## run 1
==> flow/design.v (excerpt) <==
module TopLevelModule(
    input clk,                    
    input [2:0] switches,        
    input confirm_key1,   
input confirm_key2,     
    input reset_key,            
    output [1:0] player_led,     
    output [1:0] winner_led           
);
    wire [2:0] column_select;
    wire confirm_move1;
wire confirm_move2;
    wire reset_game;
    wire [1:0] current_player;
    wire game_over;
    InputProcessor input_proc(
        .clk(clk),
        .switches(switches),
        .confirm_key1(confirm_key1),
        .confirm_key2(confirm_key2),
        .reset_key(reset_key),
        .column(column_select),
        .confirm1(confirm_move1),
.confirm2(confirm_move2),
        .reset(reset_game)
    );
    control control_unit(
        .clk(clk),
        .reset(reset_game),
        .column_select(column_select),
        .confirm_move1(confirm_move1),
        .confirm_move2(confirm_move2),
        .current_player(current_player),
  ...
Size: roughly 880 cells after synthesis, roughly 100 flip-flops, roughly 11 I/O pins, ~0.0077 mm² of cells after synthesis.
export LEC_CHECK = 0
export CAP_MARGIN = 20
export CELL_PAD_IN_SITES_GLOBAL_PLACEMENT = 2
export CORE_ASPECT_RATIO = 0.5
export CORE_MARGIN = 4
export CORE_UTILIZATION = 51
export CTS_CLUSTER_DIAMETER = 293
export CTS_CLUSTER_SIZE = 95
export HOLD_SLACK_MARGIN = -0.06
export PLACE_DENSITY = 0.35
export SETUP_SLACK_MARGIN = 2.73
export SLEW_MARGIN = 20
export TNS_END_PERCENT = 20
create_clock -name core_clock -period 10.0 [get_ports {clk}]
run.sh (not shown) runs the stock make flow with config.mk's settings and CLKGATE_MAP_FILE=.
Modified inputs, run 2 compared to run 1
- removing CELL_PAD_IN_SITES_GLOBAL_PLACEMENT (formerly 2)
- changing HOLD_SLACK_MARGIN from -0.06 to -0.07
- removing PLACE_DENSITY (formerly 0.35)
- removing SETUP_SLACK_MARGIN (formerly 2.73)
- removing CTS_CLUSTER_DIAMETER (formerly 293)
- removing CTS_CLUSTER_SIZE (formerly 95)
- changing CORE_MARGIN from 4 to 2
- removing TNS_END_PERCENT (formerly 20)
- changing CORE_UTILIZATION from 51 to 58
## What came out
From run 1 to run 2 the numbers moved as follows: routed wire length went up by 850 µm, clock insertion delay at the later pin of the skew report was more or less identical.
Of run 2 and run 1, the run reporting the lower area growth from synthesis to layout was run 2.
Diff run 1 -> run 2 | cell area | decrease of 0.74%
In run 2, the worst hold slack came out 0.010 ns below the value in run 1.
| post-placement setup slack | run 2 vs run 1 | 0.013 ns higher |
More vias were needed by run 2 than by run 1.
Setup changes, run 2 to run 3
- setting CELL_PAD_IN_SITES_GLOBAL_PLACEMENT to 2 for the first time
- setting CTS_CLUSTER_DIAMETER to 293 for the first time
- setting CTS_CLUSTER_SIZE to 95 for the first time
- changing CORE_MARGIN from 2 to 4
- changing HOLD_SLACK_MARGIN from -0.07 to 0.28
- setting PLACE_DENSITY to 0.35 for the first time
- changing CORE_UTILIZATION from 58 to 51
- setting CELL_PAD_IN_SITES_DETAIL_PLACEMENT to 1 for the first time
Results
From run 2 to run 3 the numbers moved as follows: area taken by multi-input logic gates did not really move; overall power consumption went up 9.7 µW; pin count of the biggest net entering global routing went down. Changes observed in run 3 relative to run 2: logic gate share of total power down 0.2 points; fraction of standard cell area that is sequential down 0.26 points; final worst-path cycle share down 1.2 points.
## Diff of input files: run 4 against run 3
- CELL_PAD_IN_SITES_DETAIL_PLACEMENT now 2, was 1
- TNS_END_PERCENT now 80, previously not set
- CORE_UTILIZATION now 40, was 51
- CORE_ASPECT_RATIO no longer set, was 0.5
- CTS_CLUSTER_DIAMETER no longer set, was 293
- PLACE_DENSITY no longer set, was 0.35
- CTS_CLUSTER_SIZE no longer set, was 95
- CORE_MARGIN now 2, was 4
- HOLD_SLACK_MARGIN no longer set, was 0.28
- CELL_PAD_IN_SITES_GLOBAL_PLACEMENT no longer set, was 2
[summary]
Between run 3 and run 4, the pre-CTS worst setup slack is higher for run 3.
Run 4 vs. run 3: design area up 31 µm²; number of buffers created by CTS flat.
Run 4 against run 3; routed wire length is up by more than 10%.
[inputs] run 5 vs run 4
- CORE_MARGIN: 2 -> 4
- CTS_CLUSTER_SIZE: unset -> 95
- CELL_PAD_IN_SITES_DETAIL_PLACEMENT: 2 -> unset
- CTS_CLUSTER_DIAMETER: unset -> 293
- TNS_END_PERCENT: 80 -> 20
- PLACE_DENSITY: unset -> 0.35
- CORE_ASPECT_RATIO: unset -> 0.5
- HOLD_SLACK_MARGIN: unset -> -0.06
- CELL_PAD_IN_SITES_GLOBAL_PLACEMENT: unset -> 2
- CORE_UTILIZATION: 40 -> 51
--- outcome ---
- Run 5 -> run 4: quantity of I/O buffers inserted on ports delta 0, exact match
- Changes observed in run 5 relative to run 4: data arrival time of the worst path decreased 0.37 ns, static leakage rose by about 0.4%, delay of the slowest cell on the worst path went down 0.02 ns.
- Going from run 4 to run 5, the global placement routability congestion was found to have gone down by about 3.5%.
- Going from run 4 to run 5, total power shrank by a few percent.
- Period utilization (higher): run 4
- Changes observed in run 5 relative to run 4: length of routed wiring on met1 now sits lower; final area now sits lower.
- Re number of max-capacitance violations reported: no difference whatsoever between run 4 and run 5.
- Compared to run 4, run 5 has synthesis-to-finish area growth 0.57 points lower.


The RTL this note starts from:
==> flow/design.v <==
module InputProcessor (
    input clk,               
    input [2:0] switches,    
    input confirm_key1,       
input confirm_key2,
    input reset_key,       
    output reg [2:0] column, 
    output reg confirm1,       
output reg confirm2,
    output reg reset        
);
    always @(posedge clk) begin
        column <= switches; 
    end
    always @(posedge clk) begin
        confirm1 <= !confirm_key1; 
	confirm2 <= !confirm_key2;
        reset <= !reset_key;      
    end
endmodule
module gameLogic(
    input clk,
    input reset,
    input [2:0] column,
    input player,
    input confirm_move,
    output reg [1:0] win,
    output reg [1:0] winner
);
    reg [83:0] grid;
    reg [83:0] grid_next;
    reg token_placed;
    reg confirm_prev;
    reg [1:0] win_next;
    wire [1:0] token = player ? 2'b01 : 2'b10;
    wire place = confirm_move && !confirm_prev;
    integer i, j;
function automatic [1:0] checkWin(input [83:0] g, input [1:0] playerToken);
    integer col, row, count, i;
begin
    checkWin = 2'b00;
    for (row = 0; row < 6; row = row + 1) begin
        count = 0;
        for (col = 0; col < 7; col = col + 1) begin
            if (g[(col*6+row)*2 +: 2] == playerToken) begin
                count = count + 1;
                if (count == 4) begin
                    checkWin = 2'b01;
                end
            end else count = 0;
        end
    end
    for (col = 0; col < 7; col = col + 1) begin
        count = 0;
        for (row = 0; row < 6; row = row + 1) begin
            if (g[(col*6+row)*2 +: 2] == playerToken) begin
                count = count + 1;
                if (count == 4) begin
                    checkWin = 2'b01;
                end
            end else count = 0;
        end
    end
    for (row = 0; row < 3; row = row + 1) begin
        for (col = 0; col < 4; col = col + 1) begin
            count = 0;
            for (i = 0; i < 4; i = i + 1) begin
                if (g[((col+i)*6+(row+i))*2 +: 2] == playerToken) begin
                    count = count + 1;
                    if (count == 4) begin
                        checkWin = 2'b01;
                    end
                end else count = 0;
            end
        end
    end
    for (row = 3; row < 6; row = row + 1) begin
        for (col = 0; col < 4; col = col + 1) begin
            count = 0;
            for (i = 0; i < 4; i = i + 1) begin
                if (g[((col+i)*6+(row-i))*2 +: 2] == playerToken) begin
                    count = count + 1;
                    if (count == 4) begin
                        checkWin = 2'b01;
                    end
                end else count = 0;
            end
        end
    end
end
endfunction
    always @* begin
        grid_next = grid;
        token_placed = 0;
        for (i = 0; i < 7; i = i + 1) begin
            if (column == i) begin
                for (j = 0; j < 6; j = j + 1) begin
                    if (!token_placed && grid[(i*6+j)*2 +: 2] == 2'b00) begin
                        grid_next[(i*6+j)*2 +: 2] = token;
                        token_placed = 1;
                    end
                end
            end
        end
        win_next = checkWin(grid_next, token);
    end
    always @(posedge clk) begin
        confirm_prev <= confirm_move;
    end
    always @(posedge clk or posedge reset) begin
        if (reset) begin
            grid <= 84'd0;
            win <= 2'b00;
            winner <= 2'b00;
        end else if (place && token_placed) begin
            grid <= grid_next;
            win <= win_next;
            winner <= win_next[0] ? token : 2'b00;
        end
    end
endmodule
module control(
    input clk,                 
    input reset,               
    input [2:0] column_select, 
    input confirm_move1,
    input confirm_move2,       
    output reg [1:0] current_player, 
    output reg game_over,      
	 output [1:0] winner
);
    parameter IDLE_STATE = 3'b000,
              PLAYER1_TURN = 3'b001,
              PLAYER2_TURN = 3'b010,
              CHECK_MOVE = 3'b011,
				  win_state = 3'b100;
    reg [2:0] state; 
wire confirm_move = (current_player==2'b01)?confirm_move1:confirm_move2;
    wire [1:0]win;
    gameLogic game_logic(
        .clk(clk),
        .reset(reset),
        .column(column_select),
        .player(current_player == 2'b01), 
        .confirm_move(confirm_move),
        .win(win),
		  .winner(winner)
    );
    always @(posedge clk or posedge reset) begin
        if (reset) begin
            state <= IDLE_STATE;
            current_player <= 2'b01;  
            game_over <= 0;
        end
        else begin
            case (state)
                IDLE_STATE: begin
                    if (confirm_move) begin
                        state <= CHECK_MOVE;
                    end
                end
                PLAYER1_TURN: begin
                    if (confirm_move) begin
                        state <= CHECK_MOVE;
                    end
                end
                PLAYER2_TURN: begin
                    if (confirm_move) begin
                        state <= CHECK_MOVE;
                    end
                end
                CHECK_MOVE: begin
                    if (win) begin
                        state <= win_state; 
                    end else begin
                        current_player <= (current_player == 2'b01) ? 2'b10 : 2'b01;
                        state <= (current_player == 2'b01) ? PLAYER1_TURN : PLAYER2_TURN;
                    end
                end
					 win_state: begin
					 game_over <= 1; 
					 end
                default: state <= IDLE_STATE;
            endcase
        end
    end
endmodule
module TopLevelModule(
    input clk,                    
    input [2:0] switches,        
    input confirm_key1,   
input confirm_key2,     
    input reset_key,            
    output [1:0] player_led,     
    output [1:0] winner_led           
);
    wire [2:0] column_select;
    wire confirm_move1;
wire confirm_move2;
    wire reset_game;
    wire [1:0] current_player;
    wire game_over;
    InputProcessor input_proc(
        .clk(clk),
        .switches(switches),
        .confirm_key1(confirm_key1),
        .confirm_key2(confirm_key2),
        .reset_key(reset_key),
        .column(column_select),
        .confirm1(confirm_move1),
.confirm2(confirm_move2),
        .reset(reset_game)
    );
    control control_unit(
        .clk(clk),
        .reset(reset_game),
        .column_select(column_select),
        .confirm_move1(confirm_move1),
        .confirm_move2(confirm_move2),
        .current_player(current_player),
        .game_over(game_over), .winner(winner_led)
    );
    assign player_led = current_player;
endmodule
==> flow/config.mk <==
export PLATFORM = sky130hd
export DESIGN_NAME = TopLevelModule
export DESIGN_NICKNAME = TopLevelModule
export VERILOG_FILES = /design/flow/design.v
export SDC_FILE = /design/flow/constraint.sdc
export NUM_CORES = 4
export LEC_CHECK = 0
export CAP_MARGIN = 20
export CELL_PAD_IN_SITES_DETAIL_PLACEMENT = 0
export CORE_ASPECT_RATIO = 0.82
export CORE_MARGIN = 2
export CORE_UTILIZATION = 31
export CTS_CLUSTER_DIAMETER = 102
export CTS_CLUSTER_SIZE = 84
export GPL_ROUTABILITY_DRIVEN = 1
export GPL_TIMING_DRIVEN = 0
export MAX_ROUTING_LAYER = met4
export SETUP_SLACK_MARGIN = 0.76
export SLEW_MARGIN = 35
==> flow/constraint.sdc <==
create_clock -name core_clock -period 5.25 [get_ports {clk}]
set_input_delay 1.0500 -clock core_clock [delete_from_list [all_inputs] [get_ports {clk}]]
set_output_delay 1.0500 -clock core_clock [all_outputs]
set_load 0.01 [all_outputs]
The baseline produced a clean layout.
Then changed:
==> flow/config.mk (replaced) <==
export PLATFORM = sky130hd
export DESIGN_NAME = TopLevelModule
export DESIGN_NICKNAME = TopLevelModule
export VERILOG_FILES = /design/flow/design.v
export SDC_FILE = /design/flow/constraint.sdc
export NUM_CORES = 4
export LEC_CHECK = 0
export CAP_MARGIN = 20
export CORE_MARGIN = 2
export CORE_UTILIZATION = 70
export CTS_CLUSTER_DIAMETER = 133
export SLEW_MARGIN = 20
==> flow/constraint.sdc (replaced) <==
create_clock -name core_clock -period 6.23 [get_ports {clk}]
set_input_delay 1.2460 -clock core_clock [delete_from_list [all_inputs] [get_ports {clk}]]
set_output_delay 1.2460 -clock core_clock [all_outputs]
set_load 0.01 [all_outputs]
After rerunning: The changed run ran to the end with no violations. Core utilization went up by 35 points. Sequential power went down by roughly a tenth. Wire length went down by roughly a tenth. Hold slack gets worse by 0.11 ns. Design area went down by about a fifth. First-iteration DRC count went up by well over a third. Clock-buffer cell count does not change. Sequential cell count stays the same. Total power went down by well over a third. Non-clock buffer count went down by 97. Clock power went down by a quarter to a third.
Then changed:
--- a/flow/config.mk
+++ b/flow/config.mk
@@ -8,5 +8,6 @@
 export CAP_MARGIN = 20
+export CORE_ASPECT_RATIO = 0.5
 export CORE_MARGIN = 2
-export CORE_UTILIZATION = 70
-export CTS_CLUSTER_DIAMETER = 133
+export CORE_UTILIZATION = 59
+export SETUP_SLACK_MARGIN = 2.94
 export SLEW_MARGIN = 20
==> flow/constraint.sdc (replaced) <==
create_clock -name core_clock -period 10.0 [get_ports {clk}]
set_input_delay 2.0000 -clock core_clock [delete_from_list [all_inputs] [get_ports {clk}]]
set_output_delay 2.0000 -clock core_clock [all_outputs]
set_load 0.01 [all_outputs]
- routed wire length came out lower by 2.6%
- non-clock buffer count came out higher by 5
- area after synthesis does not change
- cell area came out higher by about 2.4%
- die size came out higher by about 18%
- cell count came out higher by about 3.3%
- setup slack improves by 3.8 ns
- global-route usage came out lower by 8.7 points
Then changed:
--- a/flow/config.mk
+++ b/flow/config.mk
@@ -8,6 +8,7 @@
 export CAP_MARGIN = 20
-export CORE_ASPECT_RATIO = 0.5
 export CORE_MARGIN = 2
-export CORE_UTILIZATION = 59
-export SETUP_SLACK_MARGIN = 2.94
+export CORE_UTILIZATION = 40
+export CTS_CLUSTER_DIAMETER = 393
+export CTS_CLUSTER_SIZE = 98
+export PLACE_DENSITY = 0.86
 export SLEW_MARGIN = 20
Result: The changed run ran to the end with no violations. Wire length drops by 4.0%. Design area increases by 0.77%. Final cell count climbs by 8.3%. Total power went down by about 1.8%. Critical path depth does not change. Setup slack loses 0.075 ns. Hold slack gains 0.13 ns. Sequential share of layout area falls by 0.23 points.


Starts from the design.v that is shown in full above.
make LEC_CHECK=0 CAP_MARGIN=20 CELL_PAD_IN_SITES_DETAIL_PLACEMENT=0 CORE_MARGIN=2 CORE_UTILIZATION=40 GPL_TIMING_DRIVEN=0 SLEW_MARGIN=20 TNS_END_PERCENT=80 finish   # period 6.97 ns
The baseline went through all stages and came out clean.
Rerun with:
CELL_PAD_IN_SITES_DETAIL_PLACEMENT = default   (was 0)
GPL_TIMING_DRIVEN = default   (was 0)
TNS_END_PERCENT = default   (was 80)
clock period = 10.0 ns   (was 6.97 ns; I/O delays follow)
Clock-buffer cell count does not change. Setup slack gains 3.8 ns. Die size does not change. Total power drops by a quarter to a third. Wire length drops by a few percent. Global-route usage drops by 0.98 points. Final area drops slightly.
Rerun with:
CELL_PAD_IN_SITES_GLOBAL_PLACEMENT = 2   (was default)
CORE_ASPECT_RATIO = 0.74   (was default)
CORE_MARGIN = 4   (was 2)
CORE_UTILIZATION = 51   (was 40)
CTS_CLUSTER_DIAMETER = 293   (was default)
CTS_CLUSTER_SIZE = 95   (was default)
HOLD_SLACK_MARGIN = -0.06   (was default)
PLACE_DENSITY = 0.35   (was default)
After rerunning:
- clock-buffer cell count does not change
- via count is higher by about 5%
- flip-flop count is unchanged
- power increases by about 1.1%
- clock power decreases by about 2%
- design area came out lower by about 1.4%
- wire length increases by 4.6%
Rerun with:
CELL_PAD_IN_SITES_GLOBAL_PLACEMENT = default   (was 2)
CORE_ASPECT_RATIO = 0.5   (was 0.74)
CORE_MARGIN = 2   (was 4)
CORE_UTILIZATION = 40   (was 51)
CTS_CLUSTER_DIAMETER = default   (was 293)
CTS_CLUSTER_SIZE = default   (was 95)
HOLD_SLACK_MARGIN = default   (was -0.06)
PLACE_DENSITY = 0.85   (was 0.35)
TNS_END_PERCENT = 15   (was default)
=> The new run passed the timing, DRC and antenna checks. Via count stays flat. Final cell count rose by a few percent. Routed wire length fell slightly. Design area rose slightly.
Power figures rest on the tool's default switching activity, not on a simulated workload.
